==> inputs of v3 <==
Design sys_ref_core, start of the top module:
module sys_ref_core #(parameter DATA_WIDTH = 8, ADDR_WIDTH = 4)
(
 input   wire                      CLK,
 input   wire                      RST,             
 input   wire  [DATA_WIDTH-1:0]    UART_RX_DATA,
 input   wire                      UART_RX_Valid,
 input   wire                      FIFO_FULL,
 output  wire  [DATA_WIDTH-1:0]    FIFO_WR_DATA,
 output  wire                      FIFO_WR_INC,
 output  wire  [DATA_WIDTH-1:0]    UART_Config,
 output  wire  [DATA_WIDTH-1:0]    Div_Ratio,
 output  wire                      CLKDIV_EN
);
wire                      WrEn;
wire                      RdEn;
wire  [ADDR_WIDTH-1:0]    Addr;
wire  [DATA_WIDTH-1:0]    Wr_Reg;
wire  [DATA_WIDTH-1:0]    Rd_Reg;
wire                      Rd_Reg_Valid;
wire  [DATA_WIDTH-1:0]    Operand_A;
wire  [DATA_WIDTH-1:0]    Operand_B;
wire  [3:0]               ALU_FUN;
wire                      ALU_EN;
wire                      CLKG_EN;
wire  [DATA_WIDTH*2-1:0]  ALU_OUT;
wire                      ALU_OUT_Valid;
SYS_CTRL U0_SYS_CTRL (
	.CLK(CLK),
	.RST(RST),
	.UART_RX_DATA(UART_RX_DATA),
	.UART_RX_Valid(UART_RX_Valid),
	.FIFO_FULL(FIFO_FULL),
	.FIFO_WR_DATA(FIFO_WR_DATA),
	.FIFO_WR_INC(FIFO_WR_INC),
	.ALU_OUT(ALU_OUT),
	.ALU_OUT_Valid(ALU_OUT_Valid),
	.ALU_EN(ALU_EN),
	.ALU_FUN(ALU_FUN),
	.CLKG_EN(CLKG_EN),
	.CLKDIV_EN(CLKDIV_EN),
	.Rd_Reg(Rd_Reg),
	.Rd_Reg_Valid(Rd_Reg_Valid),
	.Wr_Reg(Wr_Reg),
	.Addr(Addr),
	.RdEn(RdEn),
	.WrEn(WrEn)
	);
Register_File U0_Register_File (
	.WrData(Wr_Reg),
	.Adresss(Addr),
	.WrEn(WrEn),
	.RdEn(RdEn),
	.CLK(CLK),
	.RST(RST),
	.RdData(Rd_Reg),
	.RdData_Valid(Rd_Reg_Valid),
	.REG0(Operand_A),
	.REG1(Operand_B),
	.REG2(UART_Config),
	.REG3(Div_Ratio)
	);
ALU_16B U0_ALU_16B (
	.A(Operand_A),
	.B(Operand_B),
	.EN(ALU_EN),
	.ALU_FUN(ALU_FUN),
	.CLK(CLK),
	.CLK_EN(CLKG_EN),
	.RST(RST),
	.ALU_OUT(ALU_OUT),
	.OUT_VALID(ALU_OUT_Valid)
	);
endmodule
export LEC_CHECK = 0
export CAP_MARGIN = 20
export CORE_MARGIN = 2
export CORE_UTILIZATION = 67
export CTS_CLUSTER_DIAMETER = 364
export CTS_CLUSTER_SIZE = 15
export SETUP_SLACK_MARGIN = 1.13
export SLEW_MARGIN = 20
export TNS_END_PERCENT = 5
create_clock -name core_clock -period 13.3 [get_ports {CLK}]
run.sh (not shown) runs the stock make flow with config.mk's settings and CLKGATE_MAP_FILE=.
==> inputs of v21, as changes to v3 <==
CORE_UTILIZATION = 70   (was 67)
CTS_CLUSTER_DIAMETER = unset   (was 364)
CTS_CLUSTER_SIZE = 35   (was 15)
PLACE_DENSITY = 0.6   (was unset)
SETUP_SLACK_MARGIN = unset   (was 1.13)
TNS_END_PERCENT = unset   (was 5)
==> flow/constraint.sdc (replaced) <==
create_clock -name core_clock -period 15.5 [get_ports {CLK}]
set_input_delay 3.1000 -clock core_clock [delete_from_list [all_inputs] [get_ports {CLK}]]
set_output_delay 3.1000 -clock core_clock [all_outputs]
set_load 0.01 [all_outputs]
==> inputs of v14, as changes to v3 <==
CORE_UTILIZATION = 65   (was 67)
CTS_CLUSTER_DIAMETER = unset   (was 364)
CTS_CLUSTER_SIZE = 42   (was 15)
PLACE_DENSITY = 0.6   (was unset)
SETUP_SLACK_MARGIN = 4.08   (was 1.13)
TNS_END_PERCENT = unset   (was 5)
==> flow/constraint.sdc (replaced) <==
create_clock -name core_clock -period 15.5 [get_ports {CLK}]
set_input_delay 3.1000 -clock core_clock [delete_from_list [all_inputs] [get_ports {CLK}]]
set_output_delay 3.1000 -clock core_clock [all_outputs]
set_load 0.01 [all_outputs]
==> inputs of v5, as changes to v3 <==
CORE_UTILIZATION = 72   (was 67)
CTS_CLUSTER_DIAMETER = unset   (was 364)
CTS_CLUSTER_SIZE = unset   (was 15)
PLACE_DENSITY = 0.67   (was unset)
SETUP_SLACK_MARGIN = -1.96   (was 1.13)
TNS_END_PERCENT = unset   (was 5)
==> flow/constraint.sdc (replaced) <==
create_clock -name core_clock -period 20.8 [get_ports {CLK}]
set_input_delay 4.1600 -clock core_clock [delete_from_list [all_inputs] [get_ports {CLK}]]
set_output_delay 4.1600 -clock core_clock [all_outputs]
set_load 0.01 [all_outputs]
==> results <==
v14 ran to the end with violations: negative setup slack. v21 failed in global routing with GRT-0232. v5 did not get past clock tree synthesis (DPL-0033). v3 ran to the end with violations: negative setup slack. Against v14, the combinational power of v3 is larger by 12%. In v14 the cell count is larger than in v3, by 3.7%. Of v3 and v14, v3 has the higher sequential share of layout area (gap 0.89 points). Between v3 and v14, the lower via count is in v3 (gap 8.5%, measured against v14). In v3 the core utilization is lower than in v14, by 0.98 points. In v14 the non-clock buffer count is higher than in v3, by 89. Flip-flop count is the same in v14 and v3. Hold slack: v14 is worse than v3 (0.0080 ns). In synthesized cell count, v21 and v5 do not differ.

==> build 64: inputs <==
sys_ref_core again, from the RTL that the note above started with.
Design sys_ref_core, start of the top module:
module sys_ref_core #(parameter DATA_WIDTH = 8, ADDR_WIDTH = 4)
(
 input   wire                      CLK,
 input   wire                      RST,             
 input   wire  [DATA_WIDTH-1:0]    UART_RX_DATA,
 input   wire                      UART_RX_Valid,
 input   wire                      FIFO_FULL,
 output  wire  [DATA_WIDTH-1:0]    FIFO_WR_DATA,
 output  wire                      FIFO_WR_INC,
 output  wire  [DATA_WIDTH-1:0]    UART_Config,
 output  wire  [DATA_WIDTH-1:0]    Div_Ratio,
 output  wire                      CLKDIV_EN
);
Settings: LEC_CHECK=0, CAP_MARGIN=20, CORE_MARGIN=2, CORE_UTILIZATION=67, CTS_CLUSTER_DIAMETER=364, CTS_CLUSTER_SIZE=15, SLEW_MARGIN=20; clock period 13.4 ns.
==> trial 12: changes against build 64 <==
CORE_UTILIZATION = 40   (was 67)
CTS_CLUSTER_DIAMETER = unset   (was 364)
CTS_CLUSTER_SIZE = unset   (was 15)
PLACE_DENSITY = 0.6   (was unset)
==> flow/constraint.sdc (replaced) <==
create_clock -name core_clock -period 30.0 [get_ports {CLK}]
set_input_delay 6.0000 -clock core_clock [delete_from_list [all_inputs] [get_ports {CLK}]]
set_output_delay 6.0000 -clock core_clock [all_outputs]
set_load 0.01 [all_outputs]
==> trial 92: changes against build 64 <==
CORE_UTILIZATION = 56   (was 67)
CTS_CLUSTER_DIAMETER = unset   (was 364)
CTS_CLUSTER_SIZE = unset   (was 15)
==> flow_summary.json <==
{
  "status": "no timing/DRC/antenna violations",
  "grt_use_total_pct": 23.73,
  "grt_overflow": 0,
  "gp_congestion": 0.9294,
  "placed_area_um2": 17960,
  "cts_resized": 0,
  "grt_use_met3_pct": 2.828,
  "place_ws_ns": 0.4125
}
The numbers above come from trial 12.

==> flow_summary.json <==
{
  "status": "failed layout checks",
  "violations": "negative setup slack",
  "place_ws_ns": -10.36,
  "finalSetupViolCount": 5,
  "gp_congestion": 0.9541,
  "placed_area_um2": 20550,
  "grt_overflow": 0,
  "setup_slack_ns": -10.33,
  "grt_use_total_pct": 36.09,
  "clk_latency_ns": 0.44
}
The numbers above come from trial 92.

==> flow_summary.json <==
{
  "place_ws_ns": -10.48,
  "first-error": "[ERROR GRT-0232] Routing congestion too high. Check the congestion heatmap in the GUI.",
  "grt_overflow": 15,
  "status": "aborted with a tool error",
  "synthTopCellsByArea": "dfrtp_1 27%, ha_1 12%, mux2_2 9.8%, fa_1 4.5%, nand2_1 3.7%",
  "grt_use_met3_pct": 73.36,
  "ys_warn_count": 4,
  "cts_htree_levels": 4,
  "cts_resized": 105,
  "grt_use_total_pct": 81.94,
  "haltStage": "5_1_grt",
  "gp_congestion": 0.9968,
  "ys_sh_xor_pct": 3.255,
  "placed_area_um2": 20340,
  "io_pins": 38
}
The numbers above come from build 64.


==> inputs of run R <==
Starting RTL as in the previous note.
Settings: LEC_CHECK=0, ABC_AREA=0, CAP_MARGIN=5, CELL_PAD_IN_SITES_DETAIL_PLACEMENT=2, CELL_PAD_IN_SITES_GLOBAL_PLACEMENT=1, CORE_ASPECT_RATIO=1.66, CORE_MARGIN=8, CORE_UTILIZATION=22, CTS_CLUSTER_DIAMETER=279, CTS_CLUSTER_SIZE=40, GPL_ROUTABILITY_DRIVEN=0, HOLD_SLACK_MARGIN=0.1, MAX_ROUTING_LAYER=met4, MIN_ROUTING_LAYER=met2, PLACE_DENSITY=0.35, SETUP_SLACK_MARGIN=-1.91, SLEW_MARGIN=20, TNS_END_PERCENT=75; clock period 22.9 ns.
==> run F: changes against run R <==
ABC_AREA = not set   (was 0)
CAP_MARGIN = 20   (was 5)
CELL_PAD_IN_SITES_DETAIL_PLACEMENT = not set   (was 2)
CELL_PAD_IN_SITES_GLOBAL_PLACEMENT = not set   (was 1)
CORE_ASPECT_RATIO = not set   (was 1.66)
CORE_MARGIN = 2   (was 8)
CORE_UTILIZATION = 40   (was 22)
CTS_CLUSTER_DIAMETER = not set   (was 279)
CTS_CLUSTER_SIZE = not set   (was 40)
GPL_ROUTABILITY_DRIVEN = not set   (was 0)
HOLD_SLACK_MARGIN = not set   (was 0.1)
MAX_ROUTING_LAYER = not set   (was met4)
MIN_ROUTING_LAYER = not set   (was met2)
PLACE_DENSITY = 0.6   (was 0.35)
SETUP_SLACK_MARGIN = not set   (was -1.91)
TNS_END_PERCENT = not set   (was 75)
==> flow/constraint.sdc (replaced) <==
create_clock -name core_clock -period 28.4 [get_ports {CLK}]
set_input_delay 5.6800 -clock core_clock [delete_from_list [all_inputs] [get_ports {CLK}]]
set_output_delay 5.6800 -clock core_clock [all_outputs]
set_load 0.01 [all_outputs]
==> run Z: changes against run R <==
ABC_AREA = not set   (was 0)
CAP_MARGIN = 20   (was 5)
CELL_PAD_IN_SITES_DETAIL_PLACEMENT = not set   (was 2)
CELL_PAD_IN_SITES_GLOBAL_PLACEMENT = not set   (was 1)
CORE_ASPECT_RATIO = not set   (was 1.66)
CORE_MARGIN = 2   (was 8)
CORE_UTILIZATION = 63   (was 22)
CTS_CLUSTER_DIAMETER = not set   (was 279)
CTS_CLUSTER_SIZE = not set   (was 40)
GPL_ROUTABILITY_DRIVEN = not set   (was 0)
HOLD_SLACK_MARGIN = not set   (was 0.1)
MAX_ROUTING_LAYER = not set   (was met4)
MIN_ROUTING_LAYER = not set   (was met2)
PLACE_DENSITY = not set   (was 0.35)
SETUP_SLACK_MARGIN = not set   (was -1.91)
TNS_END_PERCENT = not set   (was 75)
==> flow/constraint.sdc (replaced) <==
create_clock -name core_clock -period 15.8 [get_ports {CLK}]
set_input_delay 3.1600 -clock core_clock [delete_from_list [all_inputs] [get_ports {CLK}]]
set_output_delay 3.1600 -clock core_clock [all_outputs]
set_load 0.01 [all_outputs]
==> notes <==
The highest via count belongs to run R, the lowest to run F. Combinational power: run F is lower than run Z (52%). Run F passed the timing, design-rule and antenna checks. Run Z finished but failed the layout checks on negative setup slack. Run R ran to the end with violations: negative setup slack. Die area, highest first: run R, run F, run Z. The lowest clock skew belongs to run Z, the highest to run F. The lowest final cell count belongs to run F, the highest to run R. Maximum frequency: run R > run Z > run F. In run R the non-clock buffer count is lower than in run Z, by 159. Clock-buffer cell count: run F is higher than run R (1). Register-to-register slack: run Z < run R < run F. Area after synthesis is the same in run F and run Z.
==> figures <==
item	run Z	run F	run R
N_taps	341	539	997
Nonclk buf count	597	107	438
Overall die height	168.0 um	209.9 um	373.6 um
Filler-free cell count of the finished design	2,755	2,463	3,253
Latest clock arrival within the worst-skew pair	0.45 ns	0.45 ns	0.48 ns
Net load switching power	1.592 mW	0.7656 mW	1.123 mW
Setup repair after global routing missed its margin	yes	-	yes
Actual slew at the worst max-slew pin	1.359 ns	1.129 ns	1.182 ns
Routed wire length on met3	8.238 mm	2.852 mm	28.58 mm
Worst-case reg-to-reg path depth	144	131	129
Number of clock buffer instances in the layout	17	20	19
Final critical path time including I/O delays and setup	26.13 ns	26.41 ns	24.25 ns
Setup violations, final	5	0	1
Capture endpoint of the worst hold path	U0_Register_File.RdData[0]$_DFFE_PN0P_	U0_ALU_16B.ALU_OUT[8]$_DFFE_PN0P_	U0_Register_File.RdData[2]$_DFFE_PN0P_
Number of gates on the worst path with buffers counted	144	131	129
FF-to-FF Start	U0_Register_File.Memory[1][0]$_DFFE_PN0P_	U0_Register_File.Memory[1][2]$_DFFE_PN0P_	U0_Register_File.Memory[1][0]$_DFFE_PN0P_
Outcome	failed layout checks	finished clean	failed layout checks
Violated checks	negative setup slack	-	negative setup slack
Sum of net half-perimeters after detailed placement	40.02 mm	38.65 mm	64.12 mm
Achievable frequency	0.03828 GHz	0.03786 GHz	0.04124 GHz
# resized after CTS	80	3	17
Sequential cell fraction of total power	17.0%	18.7%	16.5%
Post-layout util	87.87%	45.29%	29.57%
No activity file was given, so power comes from the tool's default toggle rates.
